Setup of v25:
## ixu_mc_pipe
module ixu_mc_pipe (
    input  wire         core_clock_i,
    input  wire         core_flush_i,
    input  wire  [17:0] data_i,
    input  wire         valid_i,
    output logic        busy_o,
    output wire  [ 5:0] rs1_o,
    output wire  [ 5:0] rs2_o,
    input  wire  [31:0] rs1_data_i,
    input  wire  [31:0] rs2_data_i,
    output wire  [ 4:0] rob_o,
    input  wire  [ 6:0] opcode_i,
    input  wire  [ 6:0] ins_type,
    input  wire         imm_i,
    input  wire  [31:0] immediate_i,
    input  wire  [ 5:0] dest_i,
    output logic [ 5:0] wakeup_dest,
    output logic        wakeup_valid,
    output logic [ 5:0] l_wakeup_dest,
    output logic        l_wakeup_valid,
    output logic [ 5:0] ixu_mc_ex_dest,
    output logic [31:0] ixu_mc_ex_data,
    output logic        ixu_mc_ex_valid,
    output logic [ 5:0] ixu_mc_wb_dest,
    output logic [31:0] ixu_mc_wb_data,
    output logic        ixu_mc_wb_valid,
    output wire  [ 4:0] pmu_ins_id_o,
    output wire         pmu_ins_valid_o
);
Size in the first run: ~310 flip-flops.
clock: 7.18 ns
lec_check: 0
cap_margin: 20
core_margin: 2
core_utilization: 70
cts_cluster_diameter: 339
cts_cluster_size: 37
setup_slack_margin: 1.4
slew_margin: 20
run.sh (not shown) runs the stock make flow with config.mk's settings and CLKGATE_MAP_FILE=.
v25: it failed with a tool error in 5_1_grt, so there are no final results.
[inputs] v1 vs v25
# v25
export LEC_CHECK = 0
export CAP_MARGIN = 20
export CORE_MARGIN = 2
export CORE_UTILIZATION = 70
export CTS_CLUSTER_DIAMETER = 339
export CTS_CLUSTER_SIZE = 37
export SETUP_SLACK_MARGIN = 1.4
export SLEW_MARGIN = 20
create_clock -name core_clock -period 7.18 [get_ports {core_clock_i}]
# v1
export LEC_CHECK = 0
export CAP_MARGIN = 20
export CORE_MARGIN = 2
export CORE_UTILIZATION = 66
export CTS_CLUSTER_SIZE = 61
export SETUP_SLACK_MARGIN = 0.4
export SLEW_MARGIN = 20
create_clock -name core_clock -period 8.19 [get_ports {core_clock_i}]
[summary]
What the final checks of v1 revealed, after a flow that finished every stage, was a layout that fails on setup timing.
Die area | v1 > v25
v1 vs v25: worst slack at placement up in v1
As far as number of cell instances after yosys synthesis goes, v25 and v1 are indistinguishable; the numbers are identical.
From v25 to v1, combined area of all synthesized cells did not move at all.
--- input diff v1..v45 ---
# v1
export LEC_CHECK = 0
export CAP_MARGIN = 20
export CORE_MARGIN = 2
export CORE_UTILIZATION = 66
export CTS_CLUSTER_SIZE = 61
export SETUP_SLACK_MARGIN = 0.4
export SLEW_MARGIN = 20
create_clock -name core_clock -period 8.19 [get_ports {core_clock_i}]
# v45
export LEC_CHECK = 0
export CAP_MARGIN = 20
export CORE_MARGIN = 2
export CORE_UTILIZATION = 40
export SETUP_SLACK_MARGIN = 0.4
export SLEW_MARGIN = 20
create_clock -name core_clock -period 12.3 [get_ports {core_clock_i}]
--- outcome ---
- Diff v1 -> v45 | core footprint | up by more than half
- Per the final summary, v45 finished and its layout is clean on timing, DRC and antenna.
- Worst path setup slack after routing up 2.43 ns in v45 wrt v1
- Final wirelength delta for v45 relative to v1: 11% lower
- Clock transition at the registers of the reported paths: v45 and v1 compared, lower one is v45

========
Starting RTL as in the previous note.
Settings: LEC_CHECK=0, ABC_AREA=1, CAP_MARGIN=5, CORE_MARGIN=2, CORE_UTILIZATION=72, CTS_CLUSTER_DIAMETER=244, CTS_CLUSTER_SIZE=72, MAX_ROUTING_LAYER=met4, PLACE_DENSITY=0.65, SETUP_SLACK_MARGIN=0.4, SLEW_MARGIN=0; clock period 3.53 ns.
The starting point stopped in global routing.
Edit:
==> flow/config.mk (replaced) <==
export PLATFORM = sky130hd
export DESIGN_NAME = ixu_mc_pipe
export DESIGN_NICKNAME = ixu_mc_pipe
export VERILOG_FILES = /design/flow/design.v
export SDC_FILE = /design/flow/constraint.sdc
export NUM_CORES = 4
export LEC_CHECK = 0
export CAP_MARGIN = 20
export CORE_MARGIN = 2
export CORE_UTILIZATION = 62
export CTS_CLUSTER_SIZE = 96
export SETUP_SLACK_MARGIN = 0.4
export SLEW_MARGIN = 20
==> flow/constraint.sdc (replaced) <==
create_clock -name core_clock -period 6.93 [get_ports {core_clock_i}]
set_input_delay 1.3860 -clock core_clock [delete_from_list [all_inputs] [get_ports {core_clock_i}]]
set_output_delay 1.3860 -clock core_clock [all_outputs]
set_load 0.01 [all_outputs]
With this change the flow completed and failed the layout checks on negative setup slack.
Die size grows by 10%.
Synthesized area came out lower by 4.8%.
Synthesized cell count drops by 17%.
Edit:
--- a/flow/config.mk
+++ b/flow/config.mk
@@ -6,8 +6,10 @@
 export NUM_CORES = 4
 export LEC_CHECK = 0
+export ABC_AREA = 1
 export CAP_MARGIN = 20
 export CORE_MARGIN = 2
-export CORE_UTILIZATION = 62
-export CTS_CLUSTER_SIZE = 96
+export CORE_UTILIZATION = 72
+export CTS_CLUSTER_DIAMETER = 295
+export CTS_CLUSTER_SIZE = 97
 export SETUP_SLACK_MARGIN = 0.4
 export SLEW_MARGIN = 20
==> flow/constraint.sdc (replaced) <==
create_clock -name core_clock -period 5.5 [get_ports {core_clock_i}]
set_input_delay 1.1000 -clock core_clock [delete_from_list [all_inputs] [get_ports {core_clock_i}]]
set_output_delay 1.1000 -clock core_clock [all_outputs]
set_load 0.01 [all_outputs]
After rerunning: The changed run stopped in global routing. Synthesized area came out higher by 5.0%. Die size came out lower by 9.5%. Synthesized cell count came out higher by 21%.
Edit:
--- a/flow/config.mk
+++ b/flow/config.mk
@@ -6,10 +6,8 @@
 export NUM_CORES = 4
 export LEC_CHECK = 0
-export ABC_AREA = 1
 export CAP_MARGIN = 20
 export CORE_MARGIN = 2
-export CORE_UTILIZATION = 72
-export CTS_CLUSTER_DIAMETER = 295
-export CTS_CLUSTER_SIZE = 97
+export CORE_UTILIZATION = 70
+export CTS_CLUSTER_SIZE = 37
 export SETUP_SLACK_MARGIN = 0.4
 export SLEW_MARGIN = 20
==> flow/constraint.sdc (replaced) <==
create_clock -name core_clock -period 7.38 [get_ports {core_clock_i}]
set_input_delay 1.4760 -clock core_clock [delete_from_list [all_inputs] [get_ports {core_clock_i}]]
set_output_delay 1.4760 -clock core_clock [all_outputs]
set_load 0.01 [all_outputs]
=> The changed run never finished: it broke off in global routing; die size falls by 2.0%; area after synthesis fell by 4.8%; synthesized cell count went down by 17%.
Edit:
--- a/flow/config.mk
+++ b/flow/config.mk
@@ -10,4 +10,4 @@
 export CORE_UTILIZATION = 70
 export CTS_CLUSTER_SIZE = 37
-export SETUP_SLACK_MARGIN = 0.4
+export SETUP_SLACK_MARGIN = -0.57
 export SLEW_MARGIN = 20
==> flow/constraint.sdc (replaced) <==
create_clock -name core_clock -period 7.18 [get_ports {core_clock_i}]
set_input_delay 1.4360 -clock core_clock [delete_from_list [all_inputs] [get_ports {core_clock_i}]]
set_output_delay 1.4360 -clock core_clock [all_outputs]
set_load 0.01 [all_outputs]
=>
- The changed run died in global routing with ODB-0269
- die area stays the same
- synthesized cell count does not change
- area after synthesis stays the same
Edit:
--- a/flow/config.mk
+++ b/flow/config.mk
@@ -6,8 +6,8 @@
 export NUM_CORES = 4
 export LEC_CHECK = 0
+export ABC_AREA = 1
 export CAP_MARGIN = 20
 export CORE_MARGIN = 2
-export CORE_UTILIZATION = 70
-export CTS_CLUSTER_SIZE = 37
-export SETUP_SLACK_MARGIN = -0.57
+export CORE_UTILIZATION = 72
+export SETUP_SLACK_MARGIN = 0.4
 export SLEW_MARGIN = 20
==> flow/constraint.sdc (replaced) <==
create_clock -name core_clock -period 5.73 [get_ports {core_clock_i}]
set_input_delay 1.1460 -clock core_clock [delete_from_list [all_inputs] [get_ports {core_clock_i}]]
set_output_delay 1.1460 -clock core_clock [all_outputs]
set_load 0.01 [all_outputs]
The changed run stopped in global routing on GRT-0116. Synthesized area rises by 5.0%. Die size rises by 2.1%. Synthesized cell count rises by 21%.
